## mac_demo
module mac_demo(input    clk, 
           input    reset, 
           input    ena,
   	   input    signed [16-1 : 0] k,
           input    signed [16-1 : 0] x,   
           output   signed [2 * 16 - 1 : 0] acc_out
          ) ;
           wire     signed [2 * 16 - 1 : 0] p ;
           wire     signed [2 * 16 - 1 : 0] acc_in ;
   multiplier  #(.width(16)) mult_0(.multiplicand(k),
                                          .multiplier(x),
                       			  .product(p)
                			  ) ;
   adder     #(.width(2*16)) add_0(.a(p),
                			 .b(acc_out),
                			 .sum(acc_in)
               				) ;
   accumulator  #(.width(2*16))  acc_0(.clk(clk),
                   			     .reset(reset),
                   			     .ena(ena),
                   			     .acc_in(acc_in),
                   			     .acc_out(acc_out)
                   			) ;
endmodule
Size: ~1300 cells after synthesis, about 32 flip-flops, ~67 I/O pins.
clock: 5.28 ns
lec_check: 0
cap_margin: 20
cell_pad_in_sites_detail_placement: 2
core_aspect_ratio: 0.73
core_margin: 9
core_utilization: 25
cts_cluster_size: 15
gpl_routability_driven: 0
gpl_timing_driven: 0
hold_slack_margin: 0.17
max_routing_layer: met5
min_routing_layer: met2
place_density_lb_addon: 0.22
setup_slack_margin: -0.19
slew_margin: 40
tns_end_percent: 60
run.sh (not shown) runs the stock make flow with config.mk's settings and CLKGATE_MAP_FILE=.
The baseline finished but fails on negative setup slack.
Next try:
Settings changed: CELL_PAD_IN_SITES_DETAIL_PLACEMENT 2 to not set, CORE_ASPECT_RATIO 0.73 to not set, CORE_MARGIN 9 to 2, CORE_UTILIZATION 25 to 43, CTS_CLUSTER_SIZE 15 to not set, GPL_ROUTABILITY_DRIVEN 0 to not set, GPL_TIMING_DRIVEN 0 to not set, HOLD_SLACK_MARGIN 0.17 to not set, MAX_ROUTING_LAYER met5 to not set, MIN_ROUTING_LAYER met2 to not set, PLACE_DENSITY_LB_ADDON 0.22 to not set, SETUP_SLACK_MARGIN -0.19 to not set, SLEW_MARGIN 40 to 20, TNS_END_PERCENT 60 to not set.
Clock period 5.28 ns to 4.18 ns, I/O delays scaled along.
Result: The changed run finished but failed the layout checks on negative setup slack; routed wire length went down by 29%; flip-flop count does not change; via count fell by 27%; cell area grows by 6.6%; hold slack gains 0.034 ns; worst setup slack got worse by 0.45 ns; global-route usage goes down by 1.3 points; area after synthesis stays the same; cell count goes down by 4.7%.
Next try:
Settings changed: CORE_UTILIZATION 43 to 65, CTS_CLUSTER_DIAMETER set to 36.
Clock period 4.18 ns to 6.58 ns, I/O delays scaled along.
Result:
- The new run finished with negative setup slack left
- routed wire length fell by about 9%
- sequential share of layout area rose by 0.39 points
- utilization rose by 23 points
- final area fell by about 9%
- cell count fell by about 11%
- global-route usage rose by 9.4 points
- critical path depth fell by 5
Next try:
Settings changed: CORE_UTILIZATION 65 to 69, CTS_CLUSTER_DIAMETER 36 to not set, CTS_CLUSTER_SIZE set to 28.
Clock period 6.58 ns to 4.52 ns, I/O delays scaled along.
After rerunning: The changed run never finished: it broke off in global routing (5_1_grt), error ODB-0269. Area after synthesis is unchanged. Die area fell by 5.6%. Synthesized cell count stays the same.
Next try:
Settings changed: CORE_UTILIZATION 69 to 71, CTS_CLUSTER_DIAMETER set to 39.
Clock period 4.52 ns to 3.68 ns, I/O delays scaled along.
=> The new run failed in global routing (5_1_grt); synthesized area does not change; die size fell by 2.7%; synthesized cell count does not change.
Next try:
Settings changed: CORE_UTILIZATION 71 to 65, CTS_CLUSTER_DIAMETER 39 to not set, CTS_CLUSTER_SIZE 28 to 79, TNS_END_PERCENT set to 5.
Clock period 3.68 ns to 6.52 ns, I/O delays scaled along.
With this change the flow finished with negative setup slack left.
Synthesized cell count stays the same.
Synthesized area is unchanged.
Die size went up by 8.9%.

Setup of run 1:
Starting RTL as in the previous note.
==> flow/design.v (excerpt) <==
module mac_demo(input    clk, 
           input    reset, 
           input    ena,
   	   input    signed [16-1 : 0] k,
           input    signed [16-1 : 0] x,   
           output   signed [2 * 16 - 1 : 0] acc_out
          ) ;
           wire     signed [2 * 16 - 1 : 0] p ;
           wire     signed [2 * 16 - 1 : 0] acc_in ;
   multiplier  #(.width(16)) mult_0(.multiplicand(k),
                                          .multiplier(x),
                       			  .product(p)
                			  ) ;
   adder     #(.width(2*16)) add_0(.a(p),
                			 .b(acc_out),
                			 .sum(acc_in)
               				) ;
   accumulator  #(.width(2*16))  acc_0(.clk(clk),
                   			     .reset(reset),
                   			     .ena(ena),
                   			     .acc_in(acc_in),
                   			     .acc_out(acc_out)
                   			) ;
endmodule
make LEC_CHECK=0 ABC_AREA=1 CAP_MARGIN=20 CELL_PAD_IN_SITES_DETAIL_PLACEMENT=1 CELL_PAD_IN_SITES_GLOBAL_PLACEMENT=3 CORE_ASPECT_RATIO=1.03 CORE_MARGIN=3 CORE_UTILIZATION=40 CTS_CLUSTER_SIZE=18 GPL_ROUTABILITY_DRIVEN=0 GPL_TIMING_DRIVEN=0 MIN_ROUTING_LAYER=met2 SLEW_MARGIN=25 finish   # period 4.82 ns
Run 1 finished every stage; the final checks, however, were not passed, the failures being setup timing.
What run 2 does differently from run 1 at the input level:
--- a/flow/config.mk
+++ b/flow/config.mk
@@ -8,2 +8,2 @@
-export ABC_AREA = 1
-export CAP_MARGIN = 20
+export ABC_AREA = 0
+export CAP_MARGIN = 15
@@ -11 +11 @@
-export CELL_PAD_IN_SITES_GLOBAL_PLACEMENT = 3
+export CELL_PAD_IN_SITES_GLOBAL_PLACEMENT = 1
@@ -14,0 +15 @@
+export CTS_CLUSTER_DIAMETER = 141
@@ -18,0 +20 @@
+export SETUP_SLACK_MARGIN = 0.59
==> comparison <==
What the final checks of run 2 revealed, after a flow that finished every stage, was a layout that fails on setup timing.
Measured against each other, run 2 and run 1 differ in final area, the higher figure coming from run 1.
Between run 2 and run 1, measured slew at the worst slew-check pin is higher for run 2, run 1 comes in under that.
When run 2 is set beside run 1, its relative slew slack turns out to be 1.3 points smaller.
Compared to run 1, run 2 was floorplanned on a smaller die.
[inputs] run 3 vs run 2
==> flow/config.mk <==
export PLATFORM = sky130hd
export DESIGN_NAME = mac_demo
export DESIGN_NICKNAME = mac_demo
export VERILOG_FILES = /design/flow/design.v
export SDC_FILE = /design/flow/constraint.sdc
export NUM_CORES = 4
export LEC_CHECK = 0
export CAP_MARGIN = 20
export CORE_MARGIN = 2
export CORE_UTILIZATION = 68
export CTS_CLUSTER_DIAMETER = 42
export SLEW_MARGIN = 20
==> flow/constraint.sdc <==
create_clock -name core_clock -period 6.45 [get_ports {clk}]
set_input_delay 1.2900 -clock core_clock [delete_from_list [all_inputs] [get_ports {clk}]]
set_output_delay 1.2900 -clock core_clock [all_outputs]
set_load 0.01 [all_outputs]
--- outcome ---
Although it ran to completion, run 3 produced a layout that fails the final checks because of setup timing.
[compare] base=run 2 new=run 3: sequential share of cell area has remained practically unchanged.
[run 3] maximum fanout count along the critical path rose 2 relative to run 2
When the final numbers for run 3 and run 2 were put side by side, the fraction of area in clock buffers and inverters turned out to be smaller in run 2.
#### Input delta (run 4 over run 3)
--- a/flow/config.mk
+++ b/flow/config.mk
@@ -11 +11,2 @@
-export CTS_CLUSTER_DIAMETER = 42
+export CTS_CLUSTER_SIZE = 95
+export PLACE_DENSITY = 0.36
==> flow/constraint.sdc <==
create_clock -name core_clock -period 5.93 [get_ports {clk}]
set_input_delay 1.1860 -clock core_clock [delete_from_list [all_inputs] [get_ports {clk}]]
set_output_delay 1.1860 -clock core_clock [all_outputs]
set_load 0.01 [all_outputs]
Results
Run 4 -> stages 100% | layout checks FAIL | setup timing. Between run 4 and run 3, the setup slack is lower for run 4. | wire length | lower: run 3 |. As far as clock-cell share of area is concerned, run 3 and run 4 perform about the same. For quantity of gates resized following cts, dividing the value from run 3 by the value from run 4 gives 1.12. Compared to run 3, run 4 has final-report setup violation count 6 higher. Of run 4 and run 3, the run reporting the higher area growth from synthesis to layout was run 4.

The RTL this note starts from:
==> flow/design.v <==
module multiplier  #(parameter width = 16)
   ( input    signed  [width-1 : 0] multiplicand,
     input    signed  [width-1 : 0] multiplier,   
     output   signed  [2 * width - 1 : 0] product
   ) ;
   assign  product = multiplicand * multiplier ;
endmodule
module  adder  #(parameter width = 32)  
		( input   signed [width-1 : 0] a ,
		  input   signed [width-1 : 0] b , 
		  output  signed [width-1 : 0] sum
		) ;
    assign   sum = a + b ;
endmodule
module accumulator #(parameter width = 32) 
	(input    clk,
     	 input    ena,
         input    reset,
         input	  signed [width - 1 : 0] acc_in,
   	 output   reg signed [width - 1 : 0] acc_out
	) ;
   always @(posedge clk) begin
      if (reset)  acc_out <= 0 ;
      else if (ena) acc_out <= acc_in ;
   end
endmodule
module mac_demo(input    clk, 
           input    reset, 
           input    ena,
   	   input    signed [16-1 : 0] k,
           input    signed [16-1 : 0] x,   
           output   signed [2 * 16 - 1 : 0] acc_out
          ) ;
           wire     signed [2 * 16 - 1 : 0] p ;
           wire     signed [2 * 16 - 1 : 0] acc_in ;
   multiplier  #(.width(16)) mult_0(.multiplicand(k),
                                          .multiplier(x),
                       			  .product(p)
                			  ) ;
   adder     #(.width(2*16)) add_0(.a(p),
                			 .b(acc_out),
                			 .sum(acc_in)
               				) ;
   accumulator  #(.width(2*16))  acc_0(.clk(clk),
                   			     .reset(reset),
                   			     .ena(ena),
                   			     .acc_in(acc_in),
                   			     .acc_out(acc_out)
                   			) ;
endmodule
Settings: LEC_CHECK=0, CAP_MARGIN=20, CORE_MARGIN=2, CORE_UTILIZATION=72, CTS_CLUSTER_SIZE=79, HOLD_SLACK_MARGIN=-0.09, PLACE_DENSITY_LB_ADDON=0.29, SLEW_MARGIN=20, TNS_END_PERCENT=5; clock period 6.52 ns.
The baseline completed, yet does not pass: negative setup slack.
Edit:
- CORE_UTILIZATION: 72 -> 40
- CTS_CLUSTER_SIZE: 79 -> default
- HOLD_SLACK_MARGIN: -0.09 -> default
- PLACE_DENSITY_LB_ADDON: 0.29 -> default
- TNS_END_PERCENT: 5 -> default
- clock period: 6.52 -> 6.89 ns (I/O delays scaled with it)
With this change the flow produced a clean layout.
Count of clock-buffer cells in the layout stays the same.
Final cell count came out higher by 10%.
Routed wire length shrinks by 38%.
Global-route usage falls by 29 points.
Worst setup slack gains 1.2 ns.
Via count decreases by 22%.
Die area climbs by 77%.
Flip-flop count is unchanged.
